==> flow/constraint.sdc <==
create_clock -name core_clock -period 14.3 [get_ports {clk}]
set_input_delay 2.8600 -clock core_clock [delete_from_list [all_inputs] [get_ports {clk}]]
set_output_delay 2.8600 -clock core_clock [all_outputs]
set_load 0.01 [all_outputs]
==> flow/run.sh <==
#!/bin/bash
# the make line also repeats each setting of config.mk as NAME=value (left out here)
make -C /OpenROAD-flow-scripts/flow DESIGN_CONFIG=/design/flow/config.mk WORK_HOME=/design/flow/orfs CLKGATE_MAP_FILE= finish
==> flow/design.v <==
module Cinema(input [17:0]SW, input clk, input rst, output reg [17:0]LEDR , input [3:0]KEY, output [7:0]HEX0,
			  output [7:0]HEX4, output [7:0]HEX5, output [7:0]HEX6, output [7:0]HEX7, output [7:0]HEX1, output [7:0]HEX2, output [7:0]HEX3);
integer filmeEscolhido;  
integer filme;  
integer horarioEscolhido;  
integer horario;  
integer assentoEscolhido;  
reg [17:0] assento11;  
reg [17:0] assento12;  
reg [17:0] assento21;  
reg [17:0] assento22;  
integer valorInserido;  
integer valor;  
integer pago;  
integer quantidadeDeIngresso;  
integer trocoFeito;  
integer troco;  
wire [7:0]F = 4'hF;  
wire [7:0]H = 4'hC;  
reg [7:0]dFilme;  
reg [7:0]dHorario;  
reg [7:0]display1;  
reg [7:0]display2;  
reg [7:0]display3;  
reg [7:0]display4;  
integer bouncing;  
integer bouncing2;  
integer i;  
integer pagoAgora;  
always@(posedge clk) begin
  if (rst) begin  
    filmeEscolhido <= 0; filme <= 0; horarioEscolhido <= 0; horario <= 0; assentoEscolhido <= 0;
    assento11 <= 0; assento12 <= 0; assento21 <= 0; assento22 <= 0;
    valorInserido <= 0; valor <= 0; pago <= 0; quantidadeDeIngresso <= 0; trocoFeito <= 0; troco <= 0;
    dFilme <= 0; dHorario <= 0; display1 <= 0; display2 <= 0; display3 <= 0; display4 <= 0;
    bouncing <= 0; LEDR <= 0;
  end else begin
    if(!filmeEscolhido && bouncing == 0) begin  
		troco = 0;
        if(KEY == 4'b1110) begin  
            filme = 1;  
            filmeEscolhido = 1;  
            dFilme = 4'h1;  
            bouncing = 1;  
        end
        if(KEY == 4'b1101) begin  
            filme = 2;  
            filmeEscolhido = 1;  
            dFilme = 4'h2;  
        end
    end
    if(!horarioEscolhido && filmeEscolhido == 1) begin  
        if(KEY == 4'b1011) begin  
            horario = 1;  
            horarioEscolhido = 1;  
            dHorario = 4'h1;  
            display1 = 4'h1;  
            display2 = 4'h4;  
            display3 = 4'h0;  
            display4 = 4'h0;  
        end
        if(KEY == 4'b0111) begin  
            horario = 2;  
            horarioEscolhido = 1;  
            dHorario = 4'h2;  
            display1 = 4'h1;  
            display2 = 4'h6;  
            display3 = 4'h0;  
            display4 = 4'h0;  
        end
    end
    quantidadeDeIngresso=0;  
    if(!assentoEscolhido && horarioEscolhido == 1) begin  
        LEDR = 18'b111111111111111111;  
        for (i = 0; i<18; i = i + 1) begin
            if(SW[i] == 1) quantidadeDeIngresso = quantidadeDeIngresso + 1;  
        end
        valor = quantidadeDeIngresso * 15;  
        if(KEY == 4'b0011) begin  
            assentoEscolhido <= 1;  
            if(filme == 1 && horario == 1) assento11 <= assento11 + SW;  
            if(filme == 1 && horario == 2) assento12 <= assento12 + SW;  
            if(filme == 2 && horario == 1) assento21 <= assento21 + SW;  
            if(filme == 2 && horario == 2) assento22 <= assento22 + SW;  
        end
    end
    if(filme == 1 && horario == 1)begin  
		LEDR = ~assento11;
		bouncing = 0;
	end
    if(filme == 1 && horario == 2)begin  
		LEDR = ~assento12;
		bouncing = 0;
    end
    if(filme == 2 && horario == 1)begin  
		LEDR = ~assento21;
	end
    if(filme == 2 && horario == 2)begin  
		LEDR = ~assento22;
	end
    pagoAgora = pago;
    if (!pago && assentoEscolhido == 1) begin  
        if(KEY == 4'b1110) begin  
            valorInserido = valorInserido + 5;
        end
        if(KEY == 4'b1101) begin  
            valorInserido = valorInserido + 10;
        end
        if(KEY == 4'b1011) begin  
            valorInserido = valorInserido + 20;
        end
        if(KEY == 4'b0111) begin  
            valorInserido = valorInserido + 50;
        end
        if(valor == valorInserido) begin  
			pagoAgora = 1;  
		end
		if (valor < valorInserido && !trocoFeito) begin  
			troco <= valorInserido - valor;  
			pago <= 1;  
			trocoFeito <= 1;  
		end
    end
    if(pagoAgora == 1) begin  
		filmeEscolhido <= 0;
		horarioEscolhido <= 0;
		horario <= 0;
		assentoEscolhido <= 0;
		valorInserido <= 0;
		valor <= 0;
		pago <= 0;
		quantidadeDeIngresso <= 0;
		trocoFeito <= 0;
		pago <= 0;
	end
end
end
reg [7:0] SevenSeg;  
	always @(*)  
	case(F)  
		4'h0: SevenSeg = 8'b11111100;
		4'h1: SevenSeg = 8'b01100000;
		4'h2: SevenSeg = 8'b11011010;
		4'h3: SevenSeg = 8'b11110010;
		4'h4: SevenSeg = 8'b01100110;
		4'h5: SevenSeg = 8'b10110110;
		4'h6: SevenSeg = 8'b10111110;
		4'h7: SevenSeg = 8'b11100000;
		4'h8: SevenSeg = 8'b11111110;
		4'h9: SevenSeg = 8'b11110110;
		4'hF: SevenSeg = 8'b10001110;
		default: SevenSeg = 8'b00000000;
	endcase
	assign {HEX7[0], HEX7[1], HEX7[2], HEX7[3], HEX7[4], HEX7[5], HEX7[6], HEX7[7]} = ~SevenSeg;
	reg [7:0] SevenSeg1;
	always @(*)  
	case(H)
		4'h0: SevenSeg1 = 8'b11111100;
		4'h1: SevenSeg1 = 8'b01100000;
		4'h2: SevenSeg1 = 8'b11011010;
		4'h3: SevenSeg1 = 8'b11110010;
		4'h4: SevenSeg1 = 8'b01100110;
		4'h5: SevenSeg1 = 8'b10110110;
		4'h6: SevenSeg1 = 8'b10111110;
		4'h7: SevenSeg1 = 8'b11100000;
		4'h8: SevenSeg1 = 8'b11111110;
		4'h9: SevenSeg1 = 8'b11110110;
		4'hC: SevenSeg1 = 8'b01101110;
		default: SevenSeg1 = 8'b00000000;
	endcase
	assign {HEX5[0], HEX5[1], HEX5[2], HEX5[3], HEX5[4], HEX5[5], HEX5[6], HEX5[7]} = ~SevenSeg1;
	reg [7:0] SevenSeg2;
	always @(*)  
	case(dFilme)
		4'h0: SevenSeg2 = 8'b11111100;
		4'h1: SevenSeg2 = 8'b01100000;
		4'h2: SevenSeg2 = 8'b11011010;
		4'h3: SevenSeg2 = 8'b11110010;
		4'h4: SevenSeg2 = 8'b01100110;
		4'h5: SevenSeg2 = 8'b10110110;
		4'h6: SevenSeg2 = 8'b10111110;
		4'h7: SevenSeg2 = 8'b11100000;
		4'h8: SevenSeg2 = 8'b11111110;
		4'h9: SevenSeg2 = 8'b11110110;
		4'hC: SevenSeg2 = 8'b01101110;
		default: SevenSeg2 = 8'b00000000;
	endcase
	assign {HEX6[0], HEX6[1], HEX6[2], HEX6[3], HEX6[4], HEX6[5], HEX6[6], HEX6[7]} = ~SevenSeg2;
	reg [7:0] SevenSeg3;
	always @(*)  
	case(dHorario)
		4'h0: SevenSeg3 = 8'b11111100;
		4'h1: SevenSeg3 = 8'b01100000;
		4'h2: SevenSeg3 = 8'b11011010;
		4'h3: SevenSeg3 = 8'b11110010;
		4'h4: SevenSeg3 = 8'b01100110;
		4'h5: SevenSeg3 = 8'b10110110;
		4'h6: SevenSeg3 = 8'b10111110;
		4'h7: SevenSeg3 = 8'b11100000;
		4'h8: SevenSeg3 = 8'b11111110;
		4'h9: SevenSeg3 = 8'b11110110;
		4'hC: SevenSeg3 = 8'b01101110;
		default: SevenSeg3 = 8'b00000000;
	endcase
	assign {HEX4[0], HEX4[1], HEX4[2], HEX4[3], HEX4[4], HEX4[5], HEX4[6], HEX4[7]} = ~SevenSeg3;
	reg [7:0] SevenSeg4;
	always @(*)  
	case(display1)
		4'h0: SevenSeg4 = 8'b11111100;
		4'h1: SevenSeg4 = 8'b01100000;
		4'h2: SevenSeg4 = 8'b11011010;
		4'h3: SevenSeg4 = 8'b11110010;
		4'h4: SevenSeg4 = 8'b01100110;
		4'h5: SevenSeg4 = 8'b10110110;
		4'h6: SevenSeg4 = 8'b10111110;
		4'h7: SevenSeg4 = 8'b11100000;
		4'h8: SevenSeg4 = 8'b11111110;
		4'h9: SevenSeg4 = 8'b11110110;
		4'hC: SevenSeg4 = 8'b01101110;
		default: SevenSeg4 = 8'b00000000;
	endcase
	assign {HEX3[0], HEX3[1], HEX3[2], HEX3[3], HEX3[4], HEX3[5], HEX3[6], HEX3[7]} = ~SevenSeg4;
	reg [7:0] SevenSeg5;
	always @(*)  
	case(display2)
		4'h0: SevenSeg5 = 8'b11111100;
		4'h1: SevenSeg5 = 8'b01100000;
		4'h2: SevenSeg5 = 8'b11011010;
		4'h3: SevenSeg5 = 8'b11110010;
		4'h4: SevenSeg5 = 8'b01100110;
		4'h5: SevenSeg5 = 8'b10110110;
		4'h6: SevenSeg5 = 8'b10111110;
		4'h7: SevenSeg5 = 8'b11100000;
		4'h8: SevenSeg5 = 8'b11111110;
		4'h9: SevenSeg5 = 8'b11110110;
		4'hC: SevenSeg5 = 8'b01101110;
		default: SevenSeg5 = 8'b00000000;
	endcase
	assign {HEX2[0], HEX2[1], HEX2[2], HEX2[3], HEX2[4], HEX2[5], HEX2[6], HEX2[7]} = ~SevenSeg5;
	reg [7:0] SevenSeg6;
	always @(*)  
	case(display3)
		4'h0: SevenSeg6 = 8'b11111100;
		4'h1: SevenSeg6 = 8'b01100000;
		4'h2: SevenSeg6 = 8'b11011010;
		4'h3: SevenSeg6 = 8'b11110010;
		4'h4: SevenSeg6 = 8'b01100110;
		4'h5: SevenSeg6 = 8'b10110110;
		4'h6: SevenSeg6 = 8'b10111110;
		4'h7: SevenSeg6 = 8'b11100000;
		4'h8: SevenSeg6 = 8'b11111110;
		4'h9: SevenSeg6 = 8'b11110110;
		4'hC: SevenSeg6 = 8'b01101110;
		default: SevenSeg6 = 8'b00000000;
	endcase
	assign {HEX1[0], HEX1[1], HEX1[2], HEX1[3], HEX1[4], HEX1[5], HEX1[6], HEX1[7]} = ~SevenSeg6;
	reg [7:0] SevenSeg7;
	always @(*)  
	case(display4)
		4'h0: SevenSeg7 = 8'b11111100;
		4'h1: SevenSeg7 = 8'b01100000;
		4'h2: SevenSeg7 = 8'b11011010;
		4'h3: SevenSeg7 = 8'b11110010;
		4'h4: SevenSeg7 = 8'b01100110;
		4'h5: SevenSeg7 = 8'b10110110;
		4'h6: SevenSeg7 = 8'b10111110;
		4'h7: SevenSeg7 = 8'b11100000;
		4'h8: SevenSeg7 = 8'b11111110;
		4'h9: SevenSeg7 = 8'b11110110;
		4'hC: SevenSeg7 = 8'b01101110;
		default: SevenSeg7 = 8'b00000000;
	endcase
	assign {HEX0[0], HEX0[1], HEX0[2], HEX0[3], HEX0[4], HEX0[5], HEX0[6], HEX0[7]} = ~SevenSeg7;
endmodule
==> flow/config.mk <==
export PLATFORM = sky130hd
export DESIGN_NAME = Cinema
export DESIGN_NICKNAME = Cinema
export VERILOG_FILES = /design/flow/design.v
export SDC_FILE = /design/flow/constraint.sdc
export NUM_CORES = 4
export LEC_CHECK = 0
export ABC_AREA = 1
export CAP_MARGIN = 20
export CORE_MARGIN = 2
export CORE_UTILIZATION = 72
export CTS_CLUSTER_DIAMETER = 233
export CTS_CLUSTER_SIZE = 28
export PLACE_DENSITY_LB_ADDON = 0.01
export SLEW_MARGIN = 20
==> reports/qor.yml, run 1 <==
status: "aborted with a tool error"
haltStage: "5_1_grt"
error: "[ERROR GRT-0232] Routing congestion too high. Check the congestion heatmap in the GUI."
synth_top_cell_by_count: "nand2_1"
core_area_sq_um: 23500
syn_inst: 2549
async_flop_share_pct: 0
cts.path.max_buffers: 2
ys_sh_simple_pct: 25.8
synth-seq-area-share_pct: 21.7
top_logic_kind: "simple AND/OR/NAND/NOR gates"
ys.flop_type: "dfxtp_1"
post_synth_num_cell_types: 58
synth_area_sq_um: 17300
ys_ff: 187
netlist.area_leader.share_pct: 21.7
root_buffer: "clkbuf_16"
ios: 106
rows: 56
grt_util_all_layers_pct: 93.7
cts_max_level: 4
yosys_warnings: 1
ys_cells: 2549
edf_count: 0
hpwl_mm: 36.6
numCtsBuffers: 17
ys_chip_area_sq_um: 17300
io_buffers: 64
ys_sh_aoi_pct: 14.5
gp_congestion: 0.900
synth.mux.area_fraction_pct: 0
adder_share_pct: 15.9
clock_sinks: 187
synth.avg_cell_area_sq_um: 6.77
yosys.area.top_type: "dfxtp_1"
netlist_top_cells_area: "dfxtp_1, ha_1, nand2_1"
top_cells_by_count: "nand2_1, inv_1, nor2_1"
globalRoute.totalOverflow: 1499
die_width_um: 159
initCoreUtil_pct: 73.3
die_area_sq_um: 25200
die_h_um: 159
xor_area_share_pct: 9.74
what timing repair did:
item / in CTS
hold buffers: 0
buffers inserted: 128
gates resized: 93
cloned: 2
setup endpoints to repair: 74
pin swaps: 60
per-stage QoR:
stage / util, % / cells / instance area (sq um) / setup slack, ps / hold WS, ps
2_1_floorplan: - / 2629 / 17800 / 7.48 / 425
3_3_place_gp: 80.6 / 3013 / 19000 / -916 / 433
3_5_place_dp: 80.6 / 3013 / 19000 / -1500 / 437
4_1_cts: 89.3 / 3171 / 21000 / 5.32 / 448
layer usage:
metal  overflow  GRT usage, %
met5          4          37.2
met2       1072           119
met1          8          85.5
met3          7          71.0
met4        408           110
==> run 2: changes to the inputs <==
Settings changed: CAP_MARGIN 20 to 0, CELL_PAD_IN_SITES_GLOBAL_PLACEMENT from default to 0, CORE_UTILIZATION 72 to 70, CTS_CLUSTER_DIAMETER 233 to 372, CTS_CLUSTER_SIZE 28 to 33, MAX_ROUTING_LAYER from default to met5, PLACE_DENSITY_LB_ADDON 0.01 to 0.24, TNS_END_PERCENT from default to 80.
Clock period 14.3 ns to 8.16 ns, I/O delays scaled along.
==> reports/qor.yml, run 2 <==
status: "failed layout checks"
so_faults: "max-capacitance violations, max-slew violations, negative setup slack"
globalRoute.totalOverflow: 0
tightestPinTransition_ps: 1720
cp_common_cell: "nand2_4"
dpl_cell_area_sq_um: 19600  # +3.2%
postCtsHoldBufs: 0  # unchanged
r2r_slack_ps: 180
worstHoldStart: "valor[24]"
required_ps: 8570
vias: 20600
ys_sh_simple_pct: 25.8  # unchanged
die_width_um: 161  # +1.4%
xor_area_share_pct: 9.74  # unchanged
start_kind: "input port"
initCoreUtil_pct: 71.2  # -2.1 points
synth.avg_cell_area_sq_um: 6.77  # unchanged
core_area_sq_um: 24200  # +3.0%
cts_max_level: 4  # unchanged
root_buffer: "clkbuf_16"
critPathLaunch: "SW[1]"
fin_ws_ps: -5910
grt_busiest_layer: "met2"
drtIter0Drc: 2966
grt_pass1_wl_mm: 91.7
grt_pass1_vias: 19200
clk_latency_ps: 480
synth_top_cell_by_count: "nand2_1"
reg2reg_from: "valorInserido[7]"
finalHoldViolCount: 0
gp_congestion: 0.933  # +3.7%
synth_area_sq_um: 17300  # unchanged
syn_inst: 2549  # unchanged
rsz0062_at_grt: "yes"
diodes: 0
slew_viol_final: 6
dp.cells: 3088  # +2.5%
netlist.area_leader.share_pct: 21.7  # unchanged
warning_count: 32
adder_share_pct: 15.9  # unchanged
numCtsBuffers: 17  # unchanged
area_growth_pct: 24.8
edf_count: 0  # unchanged
critPathSlowestCell: "o21ai_0"
io_buffers: 64  # unchanged
cp_max_fo: 4
path_depth: 74
fin_cells: 3168
ios: 106  # unchanged
ys_sh_aoi_pct: 14.5  # unchanged
ys.flop_type: "dfxtp_1"
cp-end-kind: "flop"
r2r_end: "valorInserido[5]"
drc_errors: 0
clock_sinks: 187  # unchanged
top_cells_by_count: "nand2_1, inv_1, nor2_1"
grt_antenna_before_repair: 4
post_synth_num_cell_types: 58  # unchanged
endpoint: "trocoFeito[0]"
ys_cells: 2549  # unchanged
yosys.area.top_type: "dfxtp_1"
async_flop_share_pct: 0  # unchanged
cp_num_buf_inv: 12
synth.mux.area_fraction_pct: 0  # unchanged
r2r_cells: 38
cts.path.max_buffers: 2  # unchanged
rows: 57  # +1.8%
wl_mm: 69.3
holdPathEnd: "valor[24]"
grt_util_all_layers_pct: 43.7
crit_type: "in2reg"
route.detailed.wl_per_inst_um: 21.9
hold_depth: 2
die_area_sq_um: 25900  # +2.8%
yosys_warnings: 1  # unchanged
cp_slowest_stage_delay_ps: 1050
hold-worst-slack_ps: 449
die_h_um: 161  # +1.4%
netlist_top_cells_area: "dfxtp_1, ha_1, nand2_1"
hold_path_class: "reg2reg"
hpwl_mm: 37.4  # +2.2%
use_met3_pct: 9.66
cts_tree: "yes"
ys_chip_area_sq_um: 17300  # unchanged
finalCritPeriodShare_pct: 172
final_nets: 3054
post_drt_via_cell_ratio: 6.51
critPathArrivalTime_ps: 14480
ys_ff: 187  # unchanged
cp_top_family: "adder cells"
grt_max_degree: 90
use_met1_pct: 45.5
synth-seq-area-share_pct: 21.7  # unchanged
clkTransAtPathRegs_ps: 70
relSlewSlack_pct: -15.6
setup_violations: 74
ant_nets: 0
grt_use_met2_pct: 77.3
fin_skew_ps: 15.0
dr.pass1.iters: 17
drv_cap: 1
design_area_sq_um: 21500
min_period_ps: 14070
top_logic_kind: "simple AND/OR/NAND/NOR gates"
fmaxAchievable_mhz: 71.1
## run 2: routing by layer
metal | vias to the layer above | share of wire [%]
li1 | 8698 | -
met1 | 9168 | 31
met2 | 1940 | 45
met3 | 806 | 13
met4 | 8 | 11
met5 | - | 0.13
## run 2: cell type report
cell class | count | area, sq um
timing repair buffer | 276 | 2390
inverter | 422 | 1620
clock inverter | 13 | 178
clock buffer | 19 | 453
sequential | 187 | 3740
multi-input combinational | 1924 | 12700
timing repair inverter | 3 | 33.8
tap | 324 | 405
fill | 1127 | 2710
## run 2: timing repair
| item | 4_1_cts | 5_1_grt |
|---|---|---|
| resized | 117 | 101 |
| setup endpoints to repair | 74 | 74 |
| cloned | 6 | 1 |
| setup buffers | 31 | 11 |
| pin swaps | 60 | 80 |
## run 2: stage by stage
step	util, %	worst slack, ps	setup TNS (ps)
global route	88.8	-5970	-416010
CTS	86.5	-4670	-337460
detailed placement	80.8	-5940	-426270
global placement	80.8	-5340	-382080
floorplan	-	-4550	-325610
finish	88.8	-5910	-402680
==> run 3: changes to the inputs <==
Settings changed: CORE_UTILIZATION 70 to 72, CTS_CLUSTER_DIAMETER 372 to 52, CTS_CLUSTER_SIZE 33 to default, MAX_ROUTING_LAYER met5 to met4, PLACE_DENSITY_LB_ADDON 0.24 to 0.04, SETUP_SLACK_MARGIN from default to 3.99, TNS_END_PERCENT 80 to 5.
Clock period 8.16 ns to 13.6 ns, I/O delays scaled along.
==> reports/qor.yml, run 3 <==
core_area_sq_um: 23500  # -2.9%
clock_sinks: 187  # unchanged
top_logic_kind: "simple AND/OR/NAND/NOR gates"
rows: 56  # -1.8%
post_synth_num_cell_types: 58  # unchanged
syn_inst: 2549  # unchanged
numCtsBuffers: 17  # unchanged
xor_area_share_pct: 9.74  # unchanged
async_flop_share_pct: 0  # unchanged
synth_top_cell_by_count: "nand2_1"
ys_chip_area_sq_um: 17300  # unchanged
initCoreUtil_pct: 73.3  # +2.1 points
synth_area_sq_um: 17300  # unchanged
ys_cells: 2549  # unchanged
hpwl_mm: 38.5  # +2.9%
synth-seq-area-share_pct: 21.7  # unchanged
ys_ff: 187  # unchanged
haltStage: "5_1_grt"
dp.cells: 3009  # -2.6%
ios: 106  # unchanged
top_cells_by_count: "nand2_1, inv_1, nor2_1"
dpl_cell_area_sq_um: 19000  # -2.8%
yosys_warnings: 1  # unchanged
postCtsHoldBufs: 0  # unchanged
yosys.area.top_type: "dfxtp_1"
die_area_sq_um: 25200  # -2.7%
gp_congestion: 1.03  # +11%
ys.flop_type: "dfxtp_1"
synth.avg_cell_area_sq_um: 6.77  # unchanged
cts_max_level: 4  # unchanged
die_width_um: 159  # -1.4%
ys_sh_aoi_pct: 14.5  # unchanged
edf_count: 0  # unchanged
adder_share_pct: 15.9  # unchanged
io_buffers: 64  # unchanged
status: "aborted with a tool error"
synth.mux.area_fraction_pct: 0  # unchanged
die_h_um: 159  # -1.4%
root_buffer: "clkbuf_16"
ys_sh_simple_pct: 25.8  # unchanged
cts.path.max_buffers: 2  # unchanged
netlist_top_cells_area: "dfxtp_1, ha_1, nand2_1"
netlist.area_leader.share_pct: 21.7  # unchanged
-- run 3: what timing repair did --
| action | 4_1_cts |
|---|---|
| endpoints found under the hold margin | 0 |
| resized | 33 |
| endpoints found under the setup margin | 74 |
| buffers inserted | 9 |
| pin swaps | 20 |
-- run 3: per-stage QoR --
step,setup slack (ps),hold WS [ps]
2_1_floorplan,-202,425
3_3_place_gp,-1050,432
3_5_place_dp,-1540,437
4_1_cts,-602,448
==> run 4: changes to the inputs <==
Settings changed: CELL_PAD_IN_SITES_GLOBAL_PLACEMENT 0 to 1, CORE_MARGIN 2 to 7, CORE_UTILIZATION 72 to 61, CTS_CLUSTER_DIAMETER 52 to 247, CTS_CLUSTER_SIZE from default to 98, HOLD_SLACK_MARGIN from default to 0.27, MAX_ROUTING_LAYER met4 to met5, PLACE_DENSITY from default to 0.35, PLACE_DENSITY_LB_ADDON 0.04 to default, SETUP_SLACK_MARGIN 3.99 to default, TNS_END_PERCENT 5 to 10.
Clock period 13.6 ns to 19.9 ns, I/O delays scaled along.
==> reports/qor.yml, run 4 <==
rows: 61  # +8.9%
cp_common_cell: "nand2_1"
wl_mm: 42.9
die_area_sq_um: 33200  # +32%
hold_depth: 2
grt_max_degree: 56
diodes: 0
tns_ps: 0
ys_sh_aoi_pct: 14.5  # unchanged
clk_latency_ps: 450
grt_pass1_vias: 15400
synth_area_sq_um: 17300  # unchanged
numCtsBuffers: 17  # unchanged
hpwl_mm: 34.3  # -11%
fin_skew_ps: 19.6
endpoint: "valorInserido[23]"
clkTransAtPathRegs_ps: 80
cp_top_family: "adder cells"
edf_count: 0  # unchanged
area_growth_pct: 9.03
drtIter0Drc: 850
cp-end-kind: "flop"
synth.mux.area_fraction_pct: 0  # unchanged
cp_num_buf_inv: 12
cts_tree: "yes"
r2r_cells: 34
warning_count: 33
initCoreUtil_pct: 62.2  # -11 points
finalHoldViolCount: 0
drc_errors: 0
die_h_um: 182  # +15%
vias: 16200
grt_pass1_wl_mm: 71.7
ys_cells: 2549  # unchanged
async_flop_share_pct: 0  # unchanged
top_cells_by_count: "nand2_1, inv_1, nor2_1"
rsz0062_at_grt: "no"
post_synth_num_cell_types: 58  # unchanged
setup_violations: 0
ys.flop_type: "dfxtp_1"
fmaxAchievable_mhz: 53.7
critPathLaunch: "SW[1]"
die_width_um: 182  # +15%
worstHoldStart: "valor[23]"
finalCritPeriodShare_pct: 93.6
grt_util_all_layers_pct: 25.7
synth.avg_cell_area_sq_um: 6.77  # unchanged
hold_path_class: "reg2reg"
yosys_warnings: 1  # unchanged
critPathSlowestCell: "clkdlybuf4s50_1"
holdPathEnd: "valor[23]"
relSlewSlack_pct: 43.5
status: "complete, no violations"
crit_type: "in2reg"
globalRoute.totalOverflow: 0
gp_congestion: 0.998  # -3.4%
start_kind: "input port"
drv_cap: 0
cp_max_fo: 25
min_period_ps: 18630
ant_nets: 0
syn_inst: 2549  # unchanged
ios: 106  # unchanged
slew_viol_final: 0
cp_slowest_stage_delay_ps: 620
netlist.area_leader.share_pct: 21.7  # unchanged
ys_ff: 187  # unchanged
reg2reg_from: "valorInserido[0]"
final_nets: 2852
io_buffers: 64  # unchanged
synth_top_cell_by_count: "nand2_1"
yosys.area.top_type: "dfxtp_1"
postCtsHoldBufs: 0  # unchanged
route.detailed.wl_per_inst_um: 14.2
path_depth: 80
clock_sinks: 187  # unchanged
adder_share_pct: 15.9  # unchanged
ys_sh_simple_pct: 25.8  # unchanged
post-route-util_pct: 67.8
post_drt_via_cell_ratio: 5.36
synth-seq-area-share_pct: 21.7  # unchanged
core_area_sq_um: 27800  # +18%
top_logic_kind: "simple AND/OR/NAND/NOR gates"
cts.path.max_buffers: 2  # unchanged
required_ps: 20260
root_buffer: "clkbuf_16"
critPathArrivalTime_ps: 18990
grt_antenna_before_repair: 0
cts_max_level: 4  # unchanged
netlist_top_cells_area: "dfxtp_1, ha_1, nand2_1"
r2r_slack_ps: 12720
ys_chip_area_sq_um: 17300  # unchanged
dr.pass1.iters: 5
r2r_end: "valorInserido[23]"
tightestPinTransition_ps: 845
xor_area_share_pct: 9.74  # unchanged
run 4: repair_timing:
item	in CTS	in global routing
setup endpoints to repair	0	31
gates resized	0	5
buffers inserted	0	2
run 4: final cells by class:
type,instances,area (sq um)
repair buffers,76,731
flip-flops and latches,187,3740
clock buffers,18,429
multi-input cells,1924,11700
well taps,378,473
clock inverters,13,134
repair inverters,1,7.51
fillers,2605,8960
inverters,422,1590
run 4: per-stage QoR:
step	cells	area, sq um	hold slack, ps	setup slack, ps
final	3019	18800	443	1270
after global routing	3019	18800	462	1.83
after CTS	3016	18800	448	954
after detailed placement	2985	18200	436	543
after global placement	2985	18200	437	929
after floorplan	2629	17600	425	3140
run 4: per-layer routing:
| layer | up-vias | GRT usage [%] | wire, um |
|---|---|---|---|
| met4 | 0 | 11.6 | 1820 |
| li1 | 8283 | - | - |
| met1 | 7358 | 29.9 | 18100 |
| met5 | - | 0 | 0 |
| met2 | 429 | 46.8 | 21300 |
| met3 | 119 | 2.96 | 1690 |
==> run 5: changes to the inputs <==
Settings changed: CELL_PAD_IN_SITES_GLOBAL_PLACEMENT 1 to 0, CORE_MARGIN 7 to 2, CORE_UTILIZATION 61 to 72, CTS_CLUSTER_DIAMETER 247 to 239, CTS_CLUSTER_SIZE 98 to default, HOLD_SLACK_MARGIN 0.27 to default, PLACE_DENSITY 0.35 to default, PLACE_DENSITY_LB_ADDON from default to 0.01, TNS_END_PERCENT 10 to 80.
Clock period 19.9 ns to 13.7 ns, I/O delays scaled along.
==> reports/qor.yml, run 5 <==
edf_count: 0  # unchanged
grt_util_all_layers_pct: 88.2
async_flop_share_pct: 0  # unchanged
synth.avg_cell_area_sq_um: 6.77  # unchanged
dpl_cell_area_sq_um: 19000  # +4.1%
status: "aborted with a tool error"
globalRoute.totalOverflow: 870
place_ws_ps: -1560  # -2110 ps
ios: 106  # unchanged
synth.mux.area_fraction_pct: 0  # unchanged
ys_ff: 187  # unchanged
cts_max_level: 4  # unchanged
ys_sh_aoi_pct: 14.5  # unchanged
synth-seq-area-share_pct: 21.7  # unchanged
root_buffer: "clkbuf_16"
postCtsHoldBufs: 0  # unchanged
die_h_um: 159  # -13%
yosys.area.top_type: "dfxtp_1"
xor_area_share_pct: 9.74  # unchanged
ys_chip_area_sq_um: 17300  # unchanged
hpwl_mm: 37.6  # +9.6%
numCtsBuffers: 17  # unchanged
syn_inst: 2549  # unchanged
haltStage: "5_1_grt"
netlist_top_cells_area: "dfxtp_1, ha_1, nand2_1"
gp_congestion: 0.934  # -6.5%
yosys_warnings: 1  # unchanged
synth_area_sq_um: 17300  # unchanged
core_area_sq_um: 23500  # -15%
rows: 56  # -8.2%
initCoreUtil_pct: 73.3  # +11 points
adder_share_pct: 15.9  # unchanged
synth_top_cell_by_count: "nand2_1"
post_synth_num_cell_types: 58  # unchanged
ys.flop_type: "dfxtp_1"
io_buffers: 64  # unchanged
top_logic_kind: "simple AND/OR/NAND/NOR gates"
cts.path.max_buffers: 2  # unchanged
die_area_sq_um: 25200  # -24%
ys_cells: 2549  # unchanged
die_width_um: 159  # -13%
clock_sinks: 187  # unchanged
top_cells_by_count: "nand2_1, inv_1, nor2_1"
netlist.area_leader.share_pct: 21.7  # unchanged
ys_sh_simple_pct: 25.8  # unchanged
error: "[ERROR GRT-0232] Routing congestion too high. Check the congestion heatmap in the GUI."
-- run 5: timing repair --
action                     in CTS
pin swaps                      55
buffers inserted               85
setup endpoints to repair      74
gates resized                 134
gates cloned                    4
-- run 5: metrics by stage --
stage | std cells | hold WS, ps
2_1_floorplan | 2629 | 425
3_3_place_gp | 3003 | 432
3_5_place_dp | 3003 | 438
4_1_cts | 3121 | 450
-- run 5: layer usage --
metal / GRT overflow / GRT usage, %
met1: 6 / 83.6
met2: 634 / 109
met3: 2 / 69.7
met4: 228 / 99.2
met5: 0 / 19.8
==> run 6: changes to the inputs <==
Settings changed: ABC_AREA 1 to 0, CTS_CLUSTER_DIAMETER 239 to 32, CTS_CLUSTER_SIZE from default to 33, HOLD_SLACK_MARGIN from default to -0.08, PLACE_DENSITY from default to 0.4, PLACE_DENSITY_LB_ADDON 0.01 to default, SETUP_SLACK_MARGIN from default to 1.9.
Clock period 13.7 ns to 9.87 ns, I/O delays scaled along.
==> reports/qor.yml, run 6 <==
dpl_cell_area_sq_um: 20100  # +6.1%
clkTransAtPathRegs_ps: 80
grt_max_degree: 70
post_drt_via_cell_ratio: 6.45
postCtsHoldBufs: 0  # unchanged
gp_congestion: 0.972  # +4.1%
critPathSlowestCell: "fa_1"
synth.avg_cell_area_sq_um: 7.71  # +14%
ant_nets: 0
core_area_sq_um: 24200  # +3.0%
tns_ps: -387400
slew_viol_final: 0
hold_path_class: "reg2reg"
holdPathEnd: "SevenSeg3[4]"
top_cells_by_count: "nand2_1, nor2_1, inv_1"
area_growth_pct: 20.6
critPathArrivalTime_ps: 15760
io_buffers: 64  # unchanged
relSlewSlack_pct: 16.0
diodes: 0
clock_sinks: 187  # unchanged
cp_slowest_stage_delay_ps: 510
yosys.area.top_type: "dfxtp_1"
xor_area_share_pct: 10.8  # +1.0 points
fmaxAchievable_mhz: 64.9
async_flop_share_pct: 0  # unchanged
final_nets: 2763
critPathLaunch: "SW[1]"
synth_top_cell_by_count: "nand2_1"
fin_skew_ps: 20.3
globalRoute.totalOverflow: 0
die_width_um: 161  # +1.3%
reg2reg_from: "valorInserido[0]"
top_logic_kind: "simple AND/OR/NAND/NOR gates"
post-route-util_pct: 88.2
edf_count: 0  # unchanged
cp_max_fo: 3
die_area_sq_um: 25900  # +2.7%
drtIter0Drc: 2193
netlist_top_cells_area: "dfxtp_1, ha_1, xnor2_1"
start_kind: "input port"
r2r_end: "trocoFeito[0]"
route.detailed.wl_per_inst_um: 19.8
path_depth: 74
initCoreUtil_pct: 73.2  # -0.17 points
design_area_sq_um: 21400
warning_count: 35
hold_depth: 2
required_ps: 10220
hpwl_mm: 38.0  # +1.2%
r2r_cells: 25
dr.pass1.iters: 6
grt_pass1_vias: 18100
cp_common_cell: "ha_4"
drc_errors: 0
worstHoldStart: "display2[1]"
numCtsBuffers: 17  # unchanged
finalHoldViolCount: 0
ys_chip_area_sq_um: 17700  # +2.8%
endpoint: "trocoFeito[0]"
r2r_slack_ps: 1940
synth-seq-area-share_pct: 21.1  # -0.58 points
netlist.area_leader.share_pct: 21.1  # -0.58 points
rows: 57  # +1.8%
synth.mux.area_fraction_pct: 2.23  # +2.2 points
ys_sh_simple_pct: 24.0  # -1.8 points
cts_tree: "yes"
cts_max_level: 4  # unchanged
rsz0062_at_grt: "yes"
cts.path.max_buffers: 2  # unchanged
tightestPinTransition_ps: 1250
adder_share_pct: 15.7  # -0.26 points
vias: 18600
ys_sh_aoi_pct: 18.2  # +3.7 points
cp_top_family: "adder cells"
post_synth_num_cell_types: 95  # +64%
yosys_warnings: 1  # unchanged
ys_cells: 2301  # -9.7%
so_faults: "negative setup slack"
ios: 106  # unchanged
ys.flop_type: "dfxtp_1"
cp_num_buf_inv: 7
drv_cap: 0
finalCritPeriodShare_pct: 156
setup_violations: 74
clk_latency_ps: 460
cp-end-kind: "flop"
synth_area_sq_um: 17700  # +2.8%
die_h_um: 161  # +1.3%
fin_ws_ps: -5540
root_buffer: "clkbuf_16"
syn_inst: 2301  # -9.7%
crit_type: "in2reg"
min_period_ps: 15410
wl_mm: 57.1
grt_util_all_layers_pct: 40.5
status: "failed layout checks"
grt_pass1_wl_mm: 86.3
ys_ff: 187  # unchanged
grt_antenna_before_repair: 0
[run 6: timing repair]
action                                  CTS  global route
pin swaps                                47            48
buffers inserted                         17            13
endpoints found under the setup margin   74            74
resized                                  40            37
gates cloned                              3             0
[run 6: metal layers]
| metal | routed length [um] | track usage [%] | vias to the layer above |
|---|---|---|---|
| met2 | 27700 | 71.0 | 1177 |
| li1 | - | - | 8424 |
| met1 | 20500 | 45.7 | 8629 |
| met4 | 4000 | 24.8 | 0 |
| met3 | 4910 | 7.58 | 335 |
| met5 | 0 | 0 | - |
[run 6: per-stage QoR]
step                std cells  worst slack, ps  hold WS (ps)
floorplan                2381            -5200           423
global placement         2812            -5690           436
detailed placement       2812            -6060           451
CTS                      2864            -4900           470
global route             2877            -5840           490
finish                   2877            -5540           472
[run 6: area by class of cell]
class | count | area (sq um)
repair buffers | 269 | 2280
well taps | 324 | 405
clock inverters | 15 | 215
inverters | 197 | 743
fillers | 1228 | 2850
clock buffers | 17 | 425
multi-input cells | 1868 | 13600
flip-flops and latches | 187 | 3740
==> run 7: changes to the inputs <==
Settings changed: ABC_AREA 0 to default, CAP_MARGIN 0 to 20, CELL_PAD_IN_SITES_GLOBAL_PLACEMENT 0 to 3, CORE_UTILIZATION 72 to 33, CTS_CLUSTER_DIAMETER 32 to default, CTS_CLUSTER_SIZE 33 to default, HOLD_SLACK_MARGIN -0.08 to default, PLACE_DENSITY 0.4 to default, PLACE_DENSITY_LB_ADDON from default to 0.18, SETUP_SLACK_MARGIN 1.9 to -1.12, TNS_END_PERCENT 80 to default.
Clock period 9.87 ns to 29.1 ns, I/O delays scaled along.
==> reports/qor.yml, run 7 <==
final_nets: 2579  # -6.7%
numCtsBuffers: 17  # unchanged
grt_max_degree: 82  # +17%
yosys.area.top_type: "dfxtp_1"
fin_skew_ps: 12.4  # -7.97 ps
cp_top_family: "adder cells"
clkTransAtPathRegs_ps: 80  # about the same
critPathSlowestCell: "o31a_1"
netlist_top_cells_area: "dfxtp_1, ha_1, xnor2_1"
tightestPinTransition_ps: 1110  # -145 ps
postCtsHoldBufs: 0  # unchanged
top_logic_kind: "simple AND/OR/NAND/NOR gates"
die_width_um: 236  # +47%
io_buffers: 64  # unchanged
cp_slowest_stage_delay_ps: 800  # +290 ps
dpl_cell_area_sq_um: 19000  # -5.5%
start_kind: "input port"
drtIter0Drc: 796  # -64%
gp_congestion: 0.827  # -15%
die_area_sq_um: 55600  # +110%
post_cts_buffers: 0  # -17
min_period_ps: 22050
cp_max_fo: 29  # +26
globalRoute.totalOverflow: 0  # unchanged
warning_count: 29  # -17%
ys_sh_aoi_pct: 18.2  # unchanged
hold_depth: 2  # unchanged
synth.avg_cell_area_sq_um: 7.71  # unchanged
ant_nets: 0  # unchanged
post-route-util_pct: 37.2  # -51 points
crit_type: "in2reg"
required_ps: 29510  # +19290 ps
status: "complete, no violations"
cp-end-kind: "flop"
reg2reg_from: "valorInserido[0]"
grt_antenna_before_repair: 0  # unchanged
cts_max_level: 4  # unchanged
finalCritPeriodShare_pct: 75.8  # -80 points
fmaxAchievable_mhz: 45.4
diodes: 0  # unchanged
top_cells_by_count: "nand2_1, nor2_1, inv_1"
path_depth: 69  # -6.8%
slew_viol_final: 0  # unchanged
place_ws_ps: 6440  # +12500 ps
async_flop_share_pct: 0  # unchanged
rows: 84  # +47%
ys_chip_area_sq_um: 17700  # unchanged
ios: 106  # unchanged
drc_errors: 0  # unchanged
post_synth_num_cell_types: 95  # unchanged
synth_top_cell_by_count: "nand2_1"
worstHoldStart: "display2[1]"
wl_mm: 50.4  # -12%
critPathArrivalTime_ps: 22460  # +6700 ps
synth.mux.area_fraction_pct: 2.23  # unchanged
setup_violations: 0  # -100%
hold_path_class: "reg2reg"
initCoreUtil_pct: 33.6  # -40 points
grt_util_all_layers_pct: 18.4  # -22 points
clk_latency_ps: 490  # +30 ps
dr.pass1.iters: 7  # +1
r2r_cells: 26  # +4.0%
ys_ff: 187  # unchanged
synth-seq-area-share_pct: 21.1  # unchanged
ctsResizeCount: 0  # -100%
cp_num_buf_inv: 6  # -1
route.detailed.wl_per_inst_um: 16.5  # -17%
root_buffer: "clkbuf_16"
netlist.area_leader.share_pct: 21.1  # unchanged
holdPathEnd: "SevenSeg3[4]"
relSlewSlack_pct: 24.1  # +8.1 points
clock_sinks: 187  # unchanged
xor_area_share_pct: 10.8  # unchanged
hpwl_mm: 39.7  # +4.4%
edf_count: 0  # unchanged
fin_ws_ps: 7050  # +12590 ps
endpoint: "valorInserido[31]"
ys.flop_type: "dfxtp_1"
cp_common_cell: "ha_1"
yosys_warnings: 1  # unchanged
ys_cells: 2301  # unchanged
cts_tree: "yes"
adder_share_pct: 15.7  # unchanged
vias: 15500  # -17%
rsz0062_at_grt: "no"
design_area_sq_um: 19700  # -8.1%
grt_pass1_vias: 15200  # -16%
core_area_sq_um: 52900  # +120%
r2r_slack_ps: 20390  # +18450 ps
tns_ps: 0  # +387400 ps
synth_area_sq_um: 17700  # unchanged
finalHoldViolCount: 0  # unchanged
cts.path.max_buffers: 2  # unchanged
grt_pass1_wl_mm: 81.8  # -5.2%
critPathLaunch: "SW[1]"
ys_sh_simple_pct: 24.0  # unchanged
r2r_end: "valorInserido[31]"
syn_inst: 2301  # unchanged
post_drt_via_cell_ratio: 5.06  # -22%
drv_cap: 0  # unchanged
area_growth_pct: 10.8
die_h_um: 236  # +47%
hold-worst-slack_ps: 459  # -12.8 ps
## run 7: layout make-up
type	instances	area (sq um)
inverter	197	739
timing repair buffer	85	796
tap	688	861
fill	5650	33200
clock inverter	15	199
clock buffer	17	425
multi-input combinational	1868	12900
sequential	187	3740
## run 7: per-layer routing
metal / track usage, % / up-vias / routed length [um]
met3: 2.73 / 35 / 968
met2: 35.6 / 149 / 27100
met4: 4.50 / 0 / 741
li1: - / 8043 / -
met5: 0 / - / 0
met1: 21.0 / 7249 / 21600
## run 7: metrics by stage
stage	std cells
after global routing	3057
after CTS	3057
after detailed placement	3025
after global placement	3025
after floorplan	2381
final	3057
==> run 8: changes to the inputs <==
Settings changed: CELL_PAD_IN_SITES_GLOBAL_PLACEMENT 3 to default, CORE_UTILIZATION 33 to 40, MAX_ROUTING_LAYER met5 to default, PLACE_DENSITY_LB_ADDON 0.18 to default, SETUP_SLACK_MARGIN -1.12 to default.
Clock period 29.1 ns to 20.0 ns, I/O delays scaled along.
==> reports/qor.yml, run 8 <==
status: "complete, no violations"
initCoreUtil_pct: 40.3  # +6.7 points
setup_violations: 0  # unchanged
grt_max_degree: 69  # -16%
gp_congestion: 0.890  # +7.6%
ys_sh_aoi_pct: 18.2  # unchanged
xor_area_share_pct: 10.8  # unchanged
cts_tree: "yes"
hold_depth: 2  # unchanged
post_synth_num_cell_types: 95  # unchanged
ys_ff: 187  # unchanged
reg2reg_from: "valorInserido[0]"
dp.cells: 2933  # -3.0%
hold_path_class: "reg2reg"
fmaxAchievable_mhz: 52.8
netlist.area_leader.share_pct: 21.1  # unchanged
slew_viol_final: 0  # unchanged
diodes: 0  # unchanged
synth.mux.area_fraction_pct: 2.23  # unchanged
final_nets: 2586  # +0.27%
fillers: 4471  # -21%
route.detailed.wl_per_inst_um: 15.7  # -4.7%
cts_max_level: 4  # unchanged
area_growth_pct: 10.9  # about the same
r2r_cells: 21  # -19%
dpl_cell_area_sq_um: 19000  # -0.41%
cp_common_cell: "ha_1"
vias: 15900  # +2.4%
io_buffers: 64  # unchanged
cp_num_buf_inv: 6  # unchanged
globalRoute.totalOverflow: 0  # unchanged
ys_sh_simple_pct: 24.0  # unchanged
core_area_sq_um: 44000  # -17%
relSlewSlack_pct: 34.6  # +11 points
r2r_end: "valor[12]"
design_area_sq_um: 19700  # about the same
syn_inst: 2301  # unchanged
drv_cap: 0  # unchanged
edf_count: 0  # unchanged
ys.flop_type: "dfxtp_1"
die_h_um: 215  # -9.0%
async_flop_share_pct: 0  # unchanged
grt_antenna_before_repair: 1  # +1
critPathSlowestCell: "or3b_2"
ys_cells: 2301  # unchanged
drc_errors: 0  # unchanged
grt_pass1_vias: 15500  # +1.5%
adder_share_pct: 15.7  # unchanged
fin_cells: 2967  # -2.9%
r2r_slack_ps: 12130  # -8260 ps
finalCritPeriodShare_pct: 94.7  # +19 points
post_drt_via_cell_ratio: 5.34  # +5.5%
crit_type: "in2reg"
cp-end-kind: "flop"
start_kind: "input port"
cts.path.max_buffers: 2  # unchanged
endpoint: "trocoFeito[0]"
cp_top_family: "adder cells"
grt_util_all_layers_pct: 20.1  # +1.7 points
synth_top_cell_by_count: "nand2_1"
dr.pass1.iters: 9  # +2
ys_chip_area_sq_um: 17700  # unchanged
min_period_ps: 18950
die_width_um: 215  # -9.0%
yosys.area.top_type: "dfxtp_1"
top_cells_by_count: "nand2_1, nor2_1, inv_1"
ant_nets: 0  # unchanged
netlist_top_cells_area: "dfxtp_1, ha_1, xnor2_1"
rsz0062_at_grt: "no"
grt_pass1_wl_mm: 76.2  # -6.9%
critPathArrivalTime_ps: 19320  # -3140 ps
required_ps: 20370  # -9140 ps
clock_sinks: 187  # unchanged
finalHoldViolCount: 0  # unchanged
top_logic_kind: "simple AND/OR/NAND/NOR gates"
synth-seq-area-share_pct: 21.1  # unchanged
critPathLaunch: "SW[0]"
path_depth: 74  # +7.2%
warning_count: 29  # unchanged
wl_mm: 46.6  # -7.6%
cp_slowest_stage_delay_ps: 590  # -210 ps
ios: 106  # unchanged
rows: 77  # -8.3%
drtIter0Drc: 934  # +17%
synth.avg_cell_area_sq_um: 7.71  # unchanged
yosys_warnings: 1  # unchanged
clk_latency_ps: 470  # -20 ps
tightestPinTransition_ps: 956  # -154 ps
cp_max_fo: 5  # -83%
hpwl_mm: 36.0  # -9.2%
postCtsHoldBufs: 0  # unchanged
numCtsBuffers: 17  # unchanged
synth_area_sq_um: 17700  # unchanged
holdPathEnd: "SevenSeg3[4]"
fin_skew_ps: 14.2  # +1.89 ps
die_area_sq_um: 46100  # -17%
root_buffer: "clkbuf_16"
worstHoldStart: "display2[1]"
clkTransAtPathRegs_ps: 80  # about the same
==> run 8: cell type report <==
type	instances	area [sq um]	area share [%]
clock inverters	14	201	1.02
well taps	592	741	3.77
repair buffers	92	867	4.41
inverters	197	739	3.76
multi-input cells	1868	13000	65.8
flip-flops and latches	187	3740	19.0
clock buffers	17	425	2.16
==> run 8: routing by layer <==
layer | part of all wire (%) | up-vias | track usage, %
met5 | 0.021 | - | 0
met4 | 2.7 | 2 | 7.06
met2 | 51 | 261 | 37.3
met3 | 2.8 | 84 | 2.72
met1 | 44 | 7445 | 23.6
li1 | - | 8061 | -
==> run 8: timing repair <==
item	4_1_cts	5_1_grt
buffers inserted	0	2
resized	0	12
endpoints found under the setup margin	0	74
endpoints found under the hold margin	0	0
==> run 8: through the flow <==
step | hold slack (ps) | setup slack (ps) | TNS (ps) | utilization (%)
after floorplan | 423 | 1870 | 0 | -
after global placement | 438 | 313 | 0 | 43.1
after detailed placement | 445 | -110 | -122 | 43.1
after CTS | 457 | 355 | 0 | 44.5
after global routing | 487 | 7.19 | 0 | 44.7
final | 452 | 1050 | 0 | 44.7
==> run 9: changes to the inputs <==
Settings changed: ABC_AREA from default to 1, CAP_MARGIN 20 to 0, CELL_PAD_IN_SITES_GLOBAL_PLACEMENT from default to 0, CORE_UTILIZATION 40 to 72, CTS_CLUSTER_DIAMETER from default to 241, MAX_ROUTING_LAYER from default to met5, PLACE_DENSITY_LB_ADDON from default to 0.01, TNS_END_PERCENT from default to 80.
Clock period 20.0 ns to 14.9 ns, I/O delays scaled along.
==> reports/qor.yml, run 9 <==
ios: 106  # unchanged
gp_congestion: 0.930  # +4.4%
yosys.area.top_type: "dfxtp_1"
cts_max_level: 4  # unchanged
top_cells_by_count: "nand2_1, inv_1, nor2_1"
error: "[ERROR GRT-0232] Routing congestion too high. Check the congestion heatmap in the GUI."
netlist_top_cells_area: "dfxtp_1, ha_1, nand2_1"
synth.mux.area_fraction_pct: 0  # -2.2 points
async_flop_share_pct: 0  # unchanged
syn_inst: 2549  # +11%
ys_sh_simple_pct: 25.8  # +1.8 points
edf_count: 0  # unchanged
post_synth_num_cell_types: 58  # -39%
clock_sinks: 187  # unchanged
ys_ff: 187  # unchanged
ys.flop_type: "dfxtp_1"
io_buffers: 64  # unchanged
top_logic_kind: "simple AND/OR/NAND/NOR gates"
grt_util_all_layers_pct: 89.3
cts.path.max_buffers: 2  # unchanged
netlist.area_leader.share_pct: 21.7  # +0.58 points
rows: 56  # -27%
xor_area_share_pct: 9.74  # -1.0 points
die_area_sq_um: 25200  # -45%
initCoreUtil_pct: 73.3  # +33 points
globalRoute.totalOverflow: 942
ys_cells: 2549  # +11%
numCtsBuffers: 17  # unchanged
root_buffer: "clkbuf_16"
die_h_um: 159  # -26%
hpwl_mm: 36.0  # about the same
haltStage: "5_1_grt"
status: "aborted with a tool error"
core_area_sq_um: 23500  # -47%
ys_sh_aoi_pct: 14.5  # -3.7 points
synth.avg_cell_area_sq_um: 6.77  # -12%
ys_chip_area_sq_um: 17300  # -2.7%
synth_top_cell_by_count: "nand2_1"
adder_share_pct: 15.9  # +0.26 points
synth-seq-area-share_pct: 21.7  # +0.58 points
yosys_warnings: 1  # unchanged
synth_area_sq_um: 17300  # -2.7%
die_width_um: 159  # -26%
-- run 9: what timing repair did --
item,CTS
buffers inserted,97
endpoints found under the setup margin,74
pin swaps,41
hold buffers,0
cloned,5
resized,98
-- run 9: layer usage --
layer	global-route usage (%)	GRT overflow
met1	85.4	10
met2	110	658
met3	70.5	10
met4	100	264
met5	17.2	0
-- run 9: through the flow --
step                area (sq um)  setup TNS [ps]  std cells  worst slack [ps]
global placement           19000          -58520       3016              -873
floorplan                  17700               0       2629              9.69
detailed placement         19000          -91490       3016             -1330
CTS                        20800           -18.9       3149             -6.93
==> run 10: changes to the inputs <==
Settings changed: CAP_MARGIN 0 to 20, CELL_PAD_IN_SITES_GLOBAL_PLACEMENT 0 to default, CORE_UTILIZATION 72 to 68, CTS_CLUSTER_DIAMETER 241 to default, CTS_CLUSTER_SIZE from default to 98, MAX_ROUTING_LAYER met5 to default, PLACE_DENSITY_LB_ADDON 0.01 to default, TNS_END_PERCENT 80 to 10.
Clock period 14.9 ns to 13.5 ns, I/O delays scaled along.
==> reports/qor.yml, run 10 <==
drc_errors: 0
hold_depth: 2
cp_top_family: "adder cells"
rows: 58  # +3.6%
adder_share_pct: 15.9  # unchanged
synth-seq-area-share_pct: 21.7  # unchanged
path_depth: 82
post_drt_via_cell_ratio: 6.71
top_cells_by_count: "nand2_1, inv_1, nor2_1"
tightestPinTransition_ps: 1090
required_ps: 13820
cts.path.max_buffers: 2  # unchanged
r2r_cells: 35
fin_ws_ps: -2250
clkTransAtPathRegs_ps: 100
ios: 106  # unchanged
synth.mux.area_fraction_pct: 0  # unchanged
regArea_sq_um: 3740
cp_common_cell: "nand2_4"
cp_max_fo: 13
cts_tree: "yes"
async_flop_share_pct: 0  # unchanged
critPathLaunch: "SW[1]"
start_kind: "input port"
synth_top_cell_by_count: "nand2_1"
reg2reg_from: "valorInserido[5]"
endpoint: "valor[4]"
ys_sh_aoi_pct: 14.5  # unchanged
grt_antenna_before_repair: 4
grt_pass1_wl_mm: 82.4
final_nets: 3032
io_buffers: 64  # unchanged
route.detailed.wl_per_inst_um: 23.2
wl_mm: 73.1
synth_area_sq_um: 17300  # unchanged
grt_max_degree: 90
drv_cap: 0
post-route-util_pct: 87.5
finalCritPeriodShare_pct: 117
hold-worst-slack_ps: 449
rsz0062_at_grt: "yes"
cp_slowest_stage_delay_ps: 850
syn_inst: 2549  # unchanged
slew_viol_final: 0
gp_congestion: 0.936  # +0.73%
synth.avg_cell_area_sq_um: 6.77  # unchanged
critPathSlowestCell: "fa_1"
root_buffer: "clkbuf_16"
ant_nets: 0
area_growth_pct: 26.8
r2r_slack_ps: 6280
ys_sh_simple_pct: 25.8  # unchanged
relSlewSlack_pct: 26.9
clock_sinks: 187  # unchanged
grt_util_all_layers_pct: 38.2
fin_skew_ps: 23.8
initCoreUtil_pct: 69.0  # -4.4 points
min_period_ps: 15750
ys_chip_area_sq_um: 17300  # unchanged
status: "failed layout checks"
core_area_sq_um: 25000  # +6.3%
vias: 21200
crit_type: "in2reg"
die_width_um: 163  # +2.8%
cp-end-kind: "flop"
place_ws_ps: -1540  # -215 ps
drtIter0Drc: 3982
die_area_sq_um: 26700  # +5.7%
die_h_um: 163  # +2.8%
cts_max_level: 4  # unchanged
ys_cells: 2549  # unchanged
warning_count: 34
cp_num_buf_inv: 16
fmaxAchievable_mhz: 63.5
yosys.area.top_type: "dfxtp_1"
ys.flop_type: "dfxtp_1"
dr.pass1.iters: 12
ys_ff: 187  # unchanged
hpwl_mm: 35.3  # -1.9%
holdPathEnd: "valor[25]"
tns_ps: -141850
numCtsBuffers: 17  # unchanged
r2r_end: "valorInserido[0]"
yosys_warnings: 1  # unchanged
top_logic_kind: "simple AND/OR/NAND/NOR gates"
post_synth_num_cell_types: 58  # unchanged
netlist_top_cells_area: "dfxtp_1, ha_1, nand2_1"
finalHoldViolCount: 0
critPathArrivalTime_ps: 16080
grt_pass1_vias: 17800
worstHoldStart: "valor[25]"
clk_latency_ps: 480
so_faults: "negative setup slack"
comb_area_sq_um: 13300
setup_violations: 74
xor_area_share_pct: 9.74  # unchanged
hold_path_class: "reg2reg"
netlist.area_leader.share_pct: 21.7  # unchanged
edf_count: 0  # unchanged
fillers: 1174
globalRoute.totalOverflow: 0
==> run 10: layer usage <==
metal  wire length, um  up-vias  GRT usage [%]
met2             31300     2136           70.1
li1                  -     8654              -
met3              9890     1076           6.12
met1             22000     9304           40.5
met5               116        -              0
met4              9820        6           24.6
==> run 10: cell type report <==
cell class	instances	share of cell area (%)
inverter	422	7.35
tap	330	1.89
antenna	4	0.0457
timing repair buffer	257	10.3
clock inverter	14	0.708
clock buffer	18	2.01
multi-input combinational	1924	60.6
sequential	187	17.1
==> run 10: per-stage QoR <==
step / instance area [sq um] / instances
4_1_cts: 20500 / 3128
6_report: 21900 / 3156
5_1_grt: 21900 / 3155
2_1_floorplan: 17800 / 2629
3_5_place_dp: 19100 / 3029
3_3_place_gp: 19100 / 3029
==> run 10: timing repair <==
item,4_1_cts,5_1_grt
setup endpoints to repair,74,74
pin swaps,56,152
buffers inserted,65,27
gates cloned,2,2
hold buffers,0,0
resized,71,266
==> run 11: changes to the inputs <==
Settings changed: ABC_AREA 1 to default, CORE_UTILIZATION 68 to 72, CTS_CLUSTER_DIAMETER from default to 324, PLACE_DENSITY from default to 0.4, TNS_END_PERCENT 10 to default.
Clock period 13.5 ns to 16.5 ns, I/O delays scaled along.
==> reports/qor.yml, run 11 <==
grt_antenna_before_repair: 0  # -4
postCtsHoldBufs: 0  # unchanged
cts_max_level: 4  # unchanged
cp-end-kind: "flop"
ys_sh_simple_pct: 24.0  # -1.8 points
drv_cap: 0  # unchanged
r2r_slack_ps: 8740  # +2460 ps
clkTransAtPathRegs_ps: 70  # -30 ps
post_synth_num_cell_types: 95  # +64%
r2r_end: "trocoFeito[0]"
regArea_sq_um: 3740  # about the same
grt_util_all_layers_pct: 36.4  # -1.8 points
holdPathEnd: "SevenSeg2[4]"
die_area_sq_um: 25900  # -2.9%
ant_nets: 0  # unchanged
rsz0062_at_grt: "yes"
wl_met3_mm: 3.30  # -67%
synth_top_cell_by_count: "nand2_1"
die_width_um: 161  # -1.5%
grt_pass1_wl_mm: 78.3  # -4.9%
top_logic_kind: "simple AND/OR/NAND/NOR gates"
fin_ws_ps: -278  # +1970 ps
finalHoldViolCount: 0  # unchanged
gp_congestion: 1.00  # +7.2%
comb_area_sq_um: 13500  # +1.8%
drc_errors: 0  # unchanged
fillers: 1532  # +30%
status: "failed layout checks"
met1Wirelength_mm: 19.3  # -13%
required_ps: 16830  # +3010 ps
clk_latency_ps: 450  # -30 ps
hpwl_mm: 35.3  # -0.13%
wl_mm: 49.4  # -32%
cp_common_cell: "ha_4"
ys_chip_area_sq_um: 17700  # +2.8%
so_faults: "negative setup slack"
warning_count: 35  # +2.9%
rows: 57  # -1.7%
ys_ff: 187  # unchanged
post_drt_via_cell_ratio: 6.22  # -7.3%
ys_sh_aoi_pct: 18.2  # +3.7 points
syn_inst: 2301  # -9.7%
dr.pass1.iters: 7  # -5
edf_count: 0  # unchanged
yosys_warnings: 1  # unchanged
fin_cells: 2784  # -12%
cp_max_fo: 4  # -9
final_nets: 2669  # -12%
xor_area_share_pct: 10.8  # +1.0 points
relSlewSlack_pct: 23.9  # -3.0 points
critPathArrivalTime_ps: 17110  # +1030 ps
adder_share_pct: 15.7  # -0.26 points
path_depth: 72  # -12%
root_buffer: "clkbuf_16"
min_period_ps: 16780
yosys.area.top_type: "dfxtp_1"
async_flop_share_pct: 0  # unchanged
ios: 106  # unchanged
cp_top_family: "adder cells"
drtIter0Drc: 1578  # -60%
start_kind: "input port"
io_buffers: 64  # unchanged
slew_viol_final: 0  # unchanged
crit_type: "in2reg"
critPathSlowestCell: "fa_1"
top_cells_by_count: "nand2_1, nor2_1, inv_1"
cts.path.max_buffers: 2  # unchanged
vias: 17300  # -18%
worstHoldStart: "dFilme[1]"
ys_cells: 2301  # -9.7%
core_area_sq_um: 24200  # -3.1%
area_growth_pct: 15.6
route.detailed.wl_per_inst_um: 17.7  # -23%
endpoint: "trocoFeito[0]"
finalCritPeriodShare_pct: 102  # -15 points
netlist_top_cells_area: "dfxtp_1, ha_1, xnor2_1"
synth-seq-area-share_pct: 21.1  # -0.58 points
hold_path_class: "reg2reg"
cp_slowest_stage_delay_ps: 520  # -330 ps
numCtsBuffers: 17  # unchanged
globalRoute.totalOverflow: 0  # unchanged
die_h_um: 161  # -1.5%
synth.mux.area_fraction_pct: 2.23  # +2.2 points
hold-worst-slack_ps: 470  # +21.5 ps
dp.cells: 2725  # -10%
tightestPinTransition_ps: 1140  # +51.8 ps
hold_depth: 2  # unchanged
wl_met2_mm: 24.2  # -23%
fmaxAchievable_mhz: 59.6
fin_skew_ps: 16.2  # -7.55 ps
cp_num_buf_inv: 7  # -9
netlist.area_leader.share_pct: 21.1  # -0.58 points
reg2reg_from: "valorInserido[0]"
initCoreUtil_pct: 73.2  # +4.2 points
clock_sinks: 187  # unchanged
critPathLaunch: "SW[1]"
r2r_cells: 24  # -31%
place_ws_ps: -1050  # +495 ps
top_layer_used: "met4"
synth.avg_cell_area_sq_um: 7.71  # +14%
grt_max_degree: 109  # +21%
grt_pass1_vias: 16800  # -5.7%
cts_tree: "yes"
setup_violations: 2  # -97%
ys.flop_type: "dfxtp_1"
synth_area_sq_um: 17700  # +2.8%
## run 11: area by class of cell
| cell class | instances | area share, % |
|---|---|---|
| flip-flops and latches | 187 | 18.3 |
| repair buffers | 175 | 7.40 |
| multi-input cells | 1868 | 65.9 |
| clock buffers | 20 | 2.28 |
| clock inverters | 12 | 0.592 |
| inverters | 197 | 3.62 |
| well taps | 324 | 1.98 |
| diodes | 1 | 0.0122 |
## run 11: repair_timing
item                       4_1_cts  5_1_grt
gates resized                   18       48
setup endpoints to repair       74       74
pin swaps                       28       55
buffers inserted                 8       18
## run 11: stage by stage
stage | utilization [%] | cell area [sq um] | setup TNS, ps
2_1_floorplan | - | 18400 | 0
3_3_place_gp | 80.2 | 19500 | -20330
3_5_place_dp | 80.2 | 19500 | -49000
4_1_cts | 83.2 | 20200 | 0
5_1_grt | 84.6 | 20500 | -15740
6_report | 84.6 | 20500 | -459
## run 11: routing by layer
metal	vias to the layer above	track usage, %
met4	0	18.9
met5	-	0
li1	8229	-
met1	8156	42.3
met2	737	65.2
met3	188	5.29
